==> inputs of build 49 <==
Design lcd_top, start of the top module:
module lcd_top(
  input clk,
  input rst,
  input PS2_CLK,
  input PS2_DATA,
  output [7:4] DB,
  output LCD_E,
  output LCD_RS,
  output LCD_RW,
  output [7:0] LED
  );
export LEC_CHECK = 0
export ABC_AREA = 0
export CAP_MARGIN = 20
export CELL_PAD_IN_SITES_GLOBAL_PLACEMENT = 2
export CORE_ASPECT_RATIO = 1.7
export CORE_MARGIN = 10
export CORE_UTILIZATION = 58
export CTS_CLUSTER_DIAMETER = 256
export GPL_ROUTABILITY_DRIVEN = 0
export GPL_TIMING_DRIVEN = 1
export MAX_ROUTING_LAYER = met5
export PLACE_DENSITY_LB_ADDON = 0.03
export SETUP_SLACK_MARGIN = 4.47
export SLEW_MARGIN = 30
export TNS_END_PERCENT = 95
create_clock -name core_clock -period 19.1 [get_ports {clk}]
run.sh (not shown) runs the stock make flow with config.mk's settings and CLKGATE_MAP_FILE=.
==> inputs of build 12, as changes to build 49 <==
Settings changed: ABC_AREA 0 to 1, CELL_PAD_IN_SITES_GLOBAL_PLACEMENT 2 to not set, CORE_ASPECT_RATIO 1.7 to not set, CORE_MARGIN 10 to 2, CORE_UTILIZATION 58 to 72, CTS_CLUSTER_DIAMETER 256 to not set, GPL_ROUTABILITY_DRIVEN 0 to not set, GPL_TIMING_DRIVEN 1 to not set, MAX_ROUTING_LAYER met5 to not set, PLACE_DENSITY_LB_ADDON 0.03 to not set, SETUP_SLACK_MARGIN 4.47 to not set, SLEW_MARGIN 30 to 20, TNS_END_PERCENT 95 to not set.
==> flow/constraint.sdc (replaced) <==
create_clock -name core_clock -period 9.36 [get_ports {clk}]
set_input_delay 1.8720 -clock core_clock [delete_from_list [all_inputs] [get_ports {clk}]]
set_output_delay 1.8720 -clock core_clock [all_outputs]
set_load 0.01 [all_outputs]
==> inputs of trial 46, as changes to build 49 <==
Settings changed: ABC_AREA 0 to not set, CELL_PAD_IN_SITES_GLOBAL_PLACEMENT 2 to not set, CORE_ASPECT_RATIO 1.7 to not set, CORE_MARGIN 10 to 2, CORE_UTILIZATION 58 to 66, CTS_CLUSTER_DIAMETER 256 to not set, GPL_ROUTABILITY_DRIVEN 0 to not set, GPL_TIMING_DRIVEN 1 to not set, MAX_ROUTING_LAYER met5 to not set, PLACE_DENSITY_LB_ADDON 0.03 to not set, SETUP_SLACK_MARGIN 4.47 to not set, SLEW_MARGIN 30 to 20, TNS_END_PERCENT 95 to not set.
==> flow/constraint.sdc (replaced) <==
create_clock -name core_clock -period 12.3 [get_ports {clk}]
set_input_delay 2.4600 -clock core_clock [delete_from_list [all_inputs] [get_ports {clk}]]
set_output_delay 2.4600 -clock core_clock [all_outputs]
set_load 0.01 [all_outputs]
==> results <==
| metric | build 12 | build 49 | trial 46 |
|---|---|---|---|
| Status | complete, no violations | complete, no violations | complete, no violations |
| DR iter-0 viols | 2153 | 1122 | 1926 |
| CP endpoint | LC1.buffer_data[5] | LC1.head[3] | LC1.buffer_data[2] |
| Leakage power figure | 11.0 nW | 9.28 nW | 9.36 nW |
| Netlist Area Pre-Place | 0.0265 sq mm | 0.0250 sq mm | 0.0250 sq mm |
| Post-synthesis cell type with the largest instance count | sky130_fd_sc_hd__nand2_1 | sky130_fd_sc_hd__edfxtp_1 | sky130_fd_sc_hd__edfxtp_1 |
| Register area share after synthesis | 56.6% | 60.1% | 60.1% |
| Met3 track demand over resource | 5.98% | 2.08% | 8.22% |
| Met3 routed wirelength | 5.50 mm | 1.65 mm | 5.33 mm |
| Critical hold path startpoint | LD1.S2.sr[1] | LD1.S2.sr[4] | LD1.S2.sr[3] |
| Compound Share, Synth | 11.0% | 8.44% | 8.44% |
| Combinational share of power | 2.1% | 1.6% | 1.5% |
| Switching part of the total | 21.3% | 21.2% | 20.9% |
| Clock transition at the register clock pins on the worst setup and hold paths after CTS | 60 ps | 70 ps | 60 ps |
| Combined area of the multi-input logic cells | 0.00999 sq mm | 0.00942 sq mm | 0.00942 sq mm |
| Total of clock buffers placed in the layout | 68 | 65 | 60 |
| Met1 track demand over resource | 46.3% | 24.5% | 44.7% |

========
==> build 42 <==
lcd_top again, from the RTL that the note above started with.
## lcd_top
module lcd_top(
  input clk,
  input rst,
  input PS2_CLK,
  input PS2_DATA,
  output [7:4] DB,
  output LCD_E,
  output LCD_RS,
  output LCD_RW,
  output [7:0] LED
  );
  wire busy;
  wire cmd;
  wire en;
  wire [7:0] data;
  snaptest LD1 (
    .clk(clk),
    .rst(rst),
    .busy(busy),
	 .PS2_CLK(PS2_CLK),
	 .PS2_DATA(PS2_DATA),
    .cmd(cmd),
    .en(en),
    .data(data),
	 .LED(LED)
    );
  lcd_controller LC1 (
    .clk(clk),
    .rst(rst),
    .en(en),
    .cmd(cmd),
    .data(data),
    .DB(DB),
    .LCD_E(LCD_E),
    .LCD_RS(LCD_RS),
    .LCD_RW(LCD_RW),
    .busy(busy)
    );
endmodule
Settings: LEC_CHECK=0, ABC_AREA=0, CAP_MARGIN=20, CORE_MARGIN=2, CORE_UTILIZATION=70, CTS_CLUSTER_SIZE=57, PLACE_DENSITY_LB_ADDON=0.0, SETUP_SLACK_MARGIN=2.18, SLEW_MARGIN=20; clock period 8.32 ns.
==> build 9 (differences from build 42) <==
==> flow/config.mk (replaced) <==
export PLATFORM = sky130hd
export DESIGN_NAME = lcd_top
export DESIGN_NICKNAME = lcd_top
export VERILOG_FILES = /design/flow/design.v
export SDC_FILE = /design/flow/constraint.sdc
export NUM_CORES = 4
export LEC_CHECK = 0
export ABC_AREA = 1
export CAP_MARGIN = 20
export CORE_MARGIN = 2
export CORE_UTILIZATION = 72
export CTS_CLUSTER_DIAMETER = 329
export GPL_TIMING_DRIVEN = 1
export PLACE_DENSITY_LB_ADDON = 0.03
export SETUP_SLACK_MARGIN = 2.02
export SLEW_MARGIN = 20
==> flow/constraint.sdc (replaced) <==
create_clock -name core_clock -period 8.86 [get_ports {clk}]
set_input_delay 1.7720 -clock core_clock [delete_from_list [all_inputs] [get_ports {clk}]]
set_output_delay 1.7720 -clock core_clock [all_outputs]
set_load 0.01 [all_outputs]
==> build 1 (differences from build 42) <==
--- a/flow/config.mk
+++ b/flow/config.mk
@@ -7,3 +7,2 @@
 export LEC_CHECK = 0
-export ABC_AREA = 0
 export CAP_MARGIN = 20
@@ -11,4 +10,2 @@
 export CORE_UTILIZATION = 70
-export CTS_CLUSTER_SIZE = 57
-export PLACE_DENSITY_LB_ADDON = 0.0
 export SETUP_SLACK_MARGIN = 2.18
==> flow/constraint.sdc (replaced) <==
create_clock -name core_clock -period 12.9 [get_ports {clk}]
set_input_delay 2.5800 -clock core_clock [delete_from_list [all_inputs] [get_ports {clk}]]
set_output_delay 2.5800 -clock core_clock [all_outputs]
set_load 0.01 [all_outputs]
==> impl_metrics.json <==
{
  "outcome": "complete, no violations",
  "synth_cell_types": 86,
  "holdWs_ns": 0.3665,
  "ys_sh_simple": 0.1329,
  "comb_share": 0.3410,
  "clockBufferCount": 64,
  "postLayoutCoreUtil": 0.8250,
  "slowest_delay_ns": 0.55
}
# the run above: build 42

==> impl_metrics.json <==
{
  "comb_share": 0.3459,
  "outcome": "complete, no violations",
  "ys_sh_simple": 0.1329,
  "clockBufferCount": 70,
  "postLayoutCoreUtil": 0.7697,
  "slowest_delay_ns": 0.99,
  "synth_cell_types": 86
}
# the run above: build 1

==> impl_metrics.json <==
{
  "postLayoutCoreUtil": 0.8206,
  "comb_share": 0.3449,
  "ys_sh_simple": 0.2266,
  "clockBufferCount": 67,
  "outcome": "complete, no violations",
  "slowest_delay_ns": 0.52,
  "synth_cell_types": 64,
  "ys_seq_share": 0.5663
}
# the run above: build 9

Power figures rest on the tool's default switching activity, not on a simulated workload.
